Design tpumac, start of the top module:
module tpumac
 #(parameter BITS_AB=8,
   parameter BITS_C=16)
  (
   input clk, rst_n, WrEn, en,
   input signed [BITS_AB-1:0] Ain,
   input signed [BITS_AB-1:0] Bin,
   input signed [BITS_C-1:0] Cin,
   output reg signed [BITS_AB-1:0] Aout,
   output reg signed [BITS_AB-1:0] Bout,
   output reg signed [BITS_C-1:0] Cout
  );
For scale: about 570 cells after synthesis, about 4500 µm² of cells after synthesis.
make LEC_CHECK=0 ABC_AREA=1 CAP_MARGIN=20 CORE_MARGIN=5 CORE_UTILIZATION=40 CTS_CLUSTER_SIZE=75 GPL_ROUTABILITY_DRIVEN=0 MIN_ROUTING_LAYER=met2 SLEW_MARGIN=20 TNS_END_PERCENT=65 finish   # period 5.2 ns
run.sh (not shown) runs the stock make flow with config.mk's settings and CLKGATE_MAP_FILE=.
The starting point finished clean.
Change:
ABC_AREA = not set   (was 1)
CORE_MARGIN = 2   (was 5)
CTS_CLUSTER_SIZE = not set   (was 75)
GPL_ROUTABILITY_DRIVEN = not set   (was 0)
MIN_ROUTING_LAYER = not set   (was met2)
PLACE_DENSITY_LB_ADDON = 0.09   (was not set)
SETUP_SLACK_MARGIN = -0.24   (was not set)
TNS_END_PERCENT = 5   (was 65)
With this change the flow completed and failed the layout checks on negative setup slack.
Via count came out lower by 42%.
Routed wire length decreases by 25%.
Non-clock buffer count is lower by 18.
Flip-flop count stays the same.
Maximum frequency decreases by 4.3%.
Worst setup slack loses 0.23 ns.
Change:
CORE_UTILIZATION = 72   (was 40)
CTS_CLUSTER_DIAMETER = 27   (was not set)
CTS_CLUSTER_SIZE = 25   (was not set)
PLACE_DENSITY_LB_ADDON = 0.27   (was 0.09)
SETUP_SLACK_MARGIN = not set   (was -0.24)
TNS_END_PERCENT = not set   (was 5)
After rerunning:
- With this change the flow aborted during global routing (5_1_grt) on GRT-0116
- die size went down by 43%
- synthesized area stays the same
- synthesized cell count does not change

* * *

tpumac again, from the RTL that the note above started with.
clock: 6.01 ns
lec_check: 0
abc_area: 1
cap_margin: 20
cell_pad_in_sites_global_placement: 1
core_aspect_ratio: 0.52
core_margin: 10
core_utilization: 40
cts_cluster_diameter: 124
cts_cluster_size: 34
gpl_routability_driven: 1
hold_slack_margin: 0.19
place_density_lb_addon: 0.12
slew_margin: 20
tns_end_percent: 60
The starting point ran to the end with no violations.
Rerun with:
Settings changed: ABC_AREA 1 to not set, CELL_PAD_IN_SITES_GLOBAL_PLACEMENT 1 to not set, CORE_ASPECT_RATIO 0.52 to not set, CORE_MARGIN 10 to 2, CORE_UTILIZATION 40 to 62, CTS_CLUSTER_DIAMETER 124 to not set, CTS_CLUSTER_SIZE 34 to not set, GPL_ROUTABILITY_DRIVEN 1 to not set, HOLD_SLACK_MARGIN 0.19 to not set, SETUP_SLACK_MARGIN set to -0.26, TNS_END_PERCENT 60 to not set.
Clock period 6.01 ns to 5.2 ns, I/O delays scaled along.
Effect: This time the run ran to the end with violations: negative setup slack; setup slack is worse by 0.41 ns; utilization increases by 30 points; critical path depth decreases by 6.
Rerun with:
Settings changed: CORE_MARGIN 2 to 10, CORE_UTILIZATION 62 to 40, SETUP_SLACK_MARGIN -0.26 to not set.
The new run passed the timing, DRC and antenna checks.
Count of clock-buffer cells in the layout came out lower by 2.
Synthesized cell count stays the same.
Non-clock buffer count came out higher by 6.
Core utilization came out lower by 30 points.
Wire length came out higher by about 7%.
Worst hold slack is better by 0.0044 ns.
Die size came out higher by 100%.
First-iteration DRC count came out higher by 71%.
Rerun with:
Settings changed: CORE_MARGIN 10 to 2, CORE_UTILIZATION 40 to 64, CTS_CLUSTER_DIAMETER set to 38, HOLD_SLACK_MARGIN set to -0.08, PLACE_DENSITY_LB_ADDON 0.12 to not set.
Effect:
- The new run passed the timing, DRC and antenna checks
- synthesized area does not change
- worst hold slack stays flat
- routed wire length grows by a few percent
- cell count shrinks by roughly a tenth
- non-clock buffer count shrinks by 4
- clock skew is about the same
Rerun with:
Settings changed: CORE_UTILIZATION 64 to 40, CTS_CLUSTER_DIAMETER 38 to 394, CTS_CLUSTER_SIZE set to 99, HOLD_SLACK_MARGIN -0.08 to not set, SETUP_SLACK_MARGIN set to -0.22.
Result: The new run finished but failed the layout checks on negative setup slack. Cell area hardly moves. Area after synthesis stays the same. Utilization drops by 32 points. First-iteration DRC count decreases by 54%. Critical path depth fell by 3. Worst setup slack gets worse by 0.18 ns.

* * *

tpumac again, from the RTL that the note above started with.
Settings: LEC_CHECK=0, ABC_AREA=1, CAP_MARGIN=20, CORE_ASPECT_RATIO=1.58, CORE_MARGIN=2, CORE_UTILIZATION=72, CTS_CLUSTER_DIAMETER=396, CTS_CLUSTER_SIZE=96, PLACE_DENSITY=0.35, SETUP_SLACK_MARGIN=0.53, SLEW_MARGIN=20, TNS_END_PERCENT=10; clock period 1.79 ns.
The starting point aborted during clock tree synthesis.
Next try:
==> flow/config.mk (replaced) <==
export PLATFORM = sky130hd
export DESIGN_NAME = tpumac
export DESIGN_NICKNAME = tpumac
export VERILOG_FILES = /design/flow/design.v
export SDC_FILE = /design/flow/constraint.sdc
export NUM_CORES = 4
export LEC_CHECK = 0
export ABC_AREA = 1
export CAP_MARGIN = 20
export CORE_MARGIN = 2
export CORE_UTILIZATION = 62
export CTS_CLUSTER_SIZE = 99
export SLEW_MARGIN = 20
export TNS_END_PERCENT = 10
==> flow/constraint.sdc (replaced) <==
create_clock -name core_clock -period 2.89 [get_ports {clk}]
set_input_delay 0.5780 -clock core_clock [delete_from_list [all_inputs] [get_ports {clk}]]
set_output_delay 0.5780 -clock core_clock [all_outputs]
set_load 0.01 [all_outputs]
Now the flow finished but failed the layout checks on negative setup slack.
Area after synthesis stays the same.
Synthesized cell count is unchanged.
Die area increases by 15%.

* * *

## run A
The RTL this note starts from:
==> flow/design.v <==
module tpumac
 #(parameter BITS_AB=8,
   parameter BITS_C=16)
  (
   input clk, rst_n, WrEn, en,
   input signed [BITS_AB-1:0] Ain,
   input signed [BITS_AB-1:0] Bin,
   input signed [BITS_C-1:0] Cin,
   output reg signed [BITS_AB-1:0] Aout,
   output reg signed [BITS_AB-1:0] Bout,
   output reg signed [BITS_C-1:0] Cout
  );
  reg signed [BITS_C-1:0] Mult;
  reg [BITS_C-1:0] Adder, CMux;
  assign Mult = Ain * Bin;
  assign Adder = Mult + Cout;
  assign CMux = WrEn ? Cin : Adder;
  always@(posedge clk, negedge rst_n) begin
	if (!rst_n) begin
		Aout <= '0;
		Bout <= '0;
		Cout <= '0;
	end
	else if (en) begin
		Aout <= Ain;
		Bout <= Bin;
		Cout <= CMux;
	end
  end
endmodule
==> flow/config.mk <==
export PLATFORM = sky130hd
export DESIGN_NAME = tpumac
export DESIGN_NICKNAME = tpumac
export VERILOG_FILES = /design/flow/design.v
export SDC_FILE = /design/flow/constraint.sdc
export NUM_CORES = 4
export LEC_CHECK = 0
export CAP_MARGIN = 20
export CELL_PAD_IN_SITES_DETAIL_PLACEMENT = 2
export CELL_PAD_IN_SITES_GLOBAL_PLACEMENT = 1
export CORE_MARGIN = 2
export CORE_UTILIZATION = 69
export CTS_CLUSTER_DIAMETER = 246
export CTS_CLUSTER_SIZE = 66
export GPL_ROUTABILITY_DRIVEN = 1
export GPL_TIMING_DRIVEN = 0
export HOLD_SLACK_MARGIN = 0.24
export PLACE_DENSITY = 0.74
export SLEW_MARGIN = 20
export TNS_END_PERCENT = 60
==> flow/constraint.sdc <==
create_clock -name core_clock -period 3.67 [get_ports {clk}]
set_input_delay 0.7340 -clock core_clock [delete_from_list [all_inputs] [get_ports {clk}]]
set_output_delay 0.7340 -clock core_clock [all_outputs]
set_load 0.01 [all_outputs]
Run A did not run to completion, as it errored out during 3_3_place_gp.
### run A -> run B
--- a/flow/config.mk
+++ b/flow/config.mk
@@ -11,3 +11,3 @@
 export CORE_MARGIN = 2
-export CORE_UTILIZATION = 69
+export CORE_UTILIZATION = 30
 export CTS_CLUSTER_DIAMETER = 246
@@ -16,4 +16,3 @@
 export GPL_TIMING_DRIVEN = 0
-export HOLD_SLACK_MARGIN = 0.24
-export PLACE_DENSITY = 0.74
+export PLACE_DENSITY = 0.77
 export SLEW_MARGIN = 20
### Flow results
Run B: complete, dirty (setup timing)
Initial cell density of the core | run B below run A
Run B vs. run A: net count entering floorplan has remained practically unchanged; count of instantiated cells in the yosys netlist essentially unchanged; overall die area increased by 120% relative to the old numbers.
Compared with run A, in run B die outline height rose 40 µm; x dimension of the die rose 49%; chip area in the Yosys report about even.
Relative to run B, the following input files were edited for run C:
==> flow/config.mk <==
export PLATFORM = sky130hd
export DESIGN_NAME = tpumac
export DESIGN_NICKNAME = tpumac
export VERILOG_FILES = /design/flow/design.v
export SDC_FILE = /design/flow/constraint.sdc
export NUM_CORES = 4
export LEC_CHECK = 0
export CAP_MARGIN = 20
export CORE_MARGIN = 2
export CORE_UTILIZATION = 65
export CTS_CLUSTER_DIAMETER = 27
export SLEW_MARGIN = 20
==> flow/constraint.sdc <==
create_clock -name core_clock -period 5.2 [get_ports {clk}]
set_input_delay 1.0400 -clock core_clock [delete_from_list [all_inputs] [get_ports {clk}]]
set_output_delay 1.0400 -clock core_clock [all_outputs]
set_load 0.01 [all_outputs]
[summary]
Run C finished all stages; the layout is clean. Min area added between synthesis and finish across run B and run C: run C. Diff run B -> run C: combined global-route utilization of all metal layers increased 8.2 points. ~same final setup skew in run B and run C. Taking run C over run B, the sum of net half-perimeters after detailed placement ratio works out to 0.67. Global-route wire length before repair in run C is 6300 µm below run B. The run showing the greater minimum setup slack after placement is run C. Design area, run C vs run B: down by a few percent.
What run D does differently from run C at the input level:
--- a/flow/config.mk
+++ b/flow/config.mk
@@ -9,4 +9,6 @@
 export CORE_MARGIN = 2
-export CORE_UTILIZATION = 65
+export CORE_UTILIZATION = 72
 export CTS_CLUSTER_DIAMETER = 27
+export CTS_CLUSTER_SIZE = 25
+export PLACE_DENSITY_LB_ADDON = 0.25
 export SLEW_MARGIN = 20
Findings:
Run D did not finish: a tool error stopped it during 4_1_cts.
Run C | stages: all done | timing, DRC, antenna: all pass
Between run C and run D, initial core utilization increased.
For die area, dividing the value from run D by the value from run C gives 0.907.
Run D vs run C: number of cell rows down
Compared with run C, run D shows a lower number of placed instances with taps included.

* * *

// tpumac: RTL as listed in full above, without the edits since
Settings: LEC_CHECK=0, CAP_MARGIN=0, CORE_MARGIN=2, CORE_UTILIZATION=70, CTS_CLUSTER_DIAMETER=379, CTS_CLUSTER_SIZE=31, PLACE_DENSITY=0.37, SETUP_SLACK_MARGIN=-0.23, SLEW_MARGIN=20; clock period 3.11 ns.
The first run did not get past 4_1_cts.
Edit:
==> flow/config.mk (replaced) <==
export PLATFORM = sky130hd
export DESIGN_NAME = tpumac
export DESIGN_NICKNAME = tpumac
export VERILOG_FILES = /design/flow/design.v
export SDC_FILE = /design/flow/constraint.sdc
export NUM_CORES = 4
export LEC_CHECK = 0
export CAP_MARGIN = 20
export CORE_MARGIN = 2
export CORE_UTILIZATION = 70
export CTS_CLUSTER_DIAMETER = 43
export CTS_CLUSTER_SIZE = 25
export PLACE_DENSITY_LB_ADDON = 0.26
export SLEW_MARGIN = 20
==> flow/constraint.sdc (replaced) <==
create_clock -name core_clock -period 4.95 [get_ports {clk}]
set_input_delay 0.9900 -clock core_clock [delete_from_list [all_inputs] [get_ports {clk}]]
set_output_delay 0.9900 -clock core_clock [all_outputs]
set_load 0.01 [all_outputs]
With this change the flow failed in 5_1_grt with GRT-0116.
Die area is unchanged.
Synthesized cell count does not change.
Area after synthesis stays the same.

* * *

// tpumac: RTL as listed in full above, without the edits since
export LEC_CHECK = 0
export CAP_MARGIN = 20
export CORE_MARGIN = 2
export CORE_UTILIZATION = 57
export CTS_CLUSTER_DIAMETER = 297
export CTS_CLUSTER_SIZE = 100
export SETUP_SLACK_MARGIN = 0.98
export SLEW_MARGIN = 20
create_clock -name core_clock -period 3.67 [get_ports {clk}]
The first run finished but failed the layout checks on setup timing.
Change:
ABC_AREA = 1   (was not set)
CTS_CLUSTER_SIZE = 98   (was 100)
SETUP_SLACK_MARGIN = not set   (was 0.98)
The changed run finished but failed the layout checks on setup timing. Area after synthesis rises by a few percent. Core utilization went up by 1.5 points.
Change:
ABC_AREA = not set   (was 1)
CELL_PAD_IN_SITES_DETAIL_PLACEMENT = 1   (was not set)
CELL_PAD_IN_SITES_GLOBAL_PLACEMENT = 1   (was not set)
CORE_UTILIZATION = 69   (was 57)
CTS_CLUSTER_DIAMETER = 246   (was 297)
CTS_CLUSTER_SIZE = 66   (was 98)
GPL_ROUTABILITY_DRIVEN = 1   (was not set)
GPL_TIMING_DRIVEN = 0   (was not set)
HOLD_SLACK_MARGIN = 0.24   (was not set)
PLACE_DENSITY = 0.66   (was not set)
SETUP_SLACK_MARGIN = 0.44   (was not set)
TNS_END_PERCENT = 60   (was not set)
=> With this change the flow died in global placement (3_3_place_gp) (GPL-0301). Die size goes down by 22%. Synthesized area goes down by 6.4%. Synthesized cell count goes down by 28%.

* * *

## job 101
RTL: the design.v shown in full above, as it stands there.
clock: 1.79 ns
lec_check: 0
abc_area: 1
cap_margin: 20
core_margin: 2
core_utilization: 71
cts_cluster_diameter: 396
cts_cluster_size: 96
setup_slack_margin: 0.53
slew_margin: 20
detailed placement: job 101 exited with error
Changes in job 102 relative to job 101:
Settings: CTS_CLUSTER_DIAMETER no longer set, was 396; CTS_CLUSTER_SIZE no longer set, was 96; CORE_UTILIZATION now 40, was 71; SETUP_SLACK_MARGIN now 0.62, was 0.53; ABC_AREA no longer set, was 1; the clock period (ns, I/O delays scaled along) now 5.09, was 1.79.
[summary]
- Job 102 ended with every stage complete and zero timing, DRC or antenna violations.
- Re die area: job 102 is 63% up on job 101.
- Job 102 vs job 101 — post-synthesis simple-gate area fraction dropped 8.9 points.
- From job 101 to job 102 the numbers moved as follows: summed standard-cell area reported by yosys moved down; number of nets at floorplan moved down.
- Higher arithmetic-cell share of the synthesized area counting full adders, half adders and majority gates was reported by job 102, not job 101.
- NOTE: parity-gate share of the synthesized area counting xor and xnor cells in job 102 exceeds that of job 101
- Taking job 101 as the reference, in job 102 mean instance size in the synthesized netlist picked up an extra about 30%, cell area after synthesis now smaller, mux share of post-synthesis cell area went up by 6.2 points.
- Summary — standard cell core area, job 102 relative to job 101: higher, by 4200 um2.
#### Input delta (job 103 over job 102)
Settings: an added CTS_CLUSTER_DIAMETER of 27; a deleted SETUP_SLACK_MARGIN that had been 0.62; a change of CORE_UTILIZATION from 40 to 63; a change of the clock period (ns, I/O delays scaled along) from 5.09 to 4.95.
## What came out
- To summarise job 103: no stage aborted, but the layout did not pass its checks, failing on negative setup slack.
- [diff] post-route cell area, job 103 relative to job 102: improvement
- Summary: with job 102 as the reference, total routed wirelength in job 103 moved up by more than 10%.
- Job 103 vs job 102 — largest incremental delay on the critical path rose 20 ps.

* * *

Starts from the design.v that is shown in full above.
clock: 4.46 ns
lec_check: 0
cap_margin: 20
core_margin: 2
core_utilization: 72
place_density_lb_addon: 0.24
setup_slack_margin: -0.38
slew_margin: 20
The first run aborted during 4_1_cts, error DPL-0038.
Change:
Settings changed: CORE_UTILIZATION 72 to 64, CTS_CLUSTER_DIAMETER set to 43, PLACE_DENSITY_LB_ADDON 0.24 to not set, SETUP_SLACK_MARGIN -0.38 to not set.
Clock period 4.46 ns to 4.95 ns, I/O delays scaled along.
This time the run finished but fails on negative setup slack; synthesized area is unchanged; die area climbs by roughly a tenth; synthesized cell count stays the same.
Change:
Settings changed: ABC_AREA set to 1, CORE_UTILIZATION 64 to 68, CTS_CLUSTER_DIAMETER 43 to 27, CTS_CLUSTER_SIZE set to 74.
Outcome: Now the flow ended with an error in 5_1_grt; area after synthesis climbs by a few percent; die area climbs slightly; synthesized cell count climbs by well over a third.
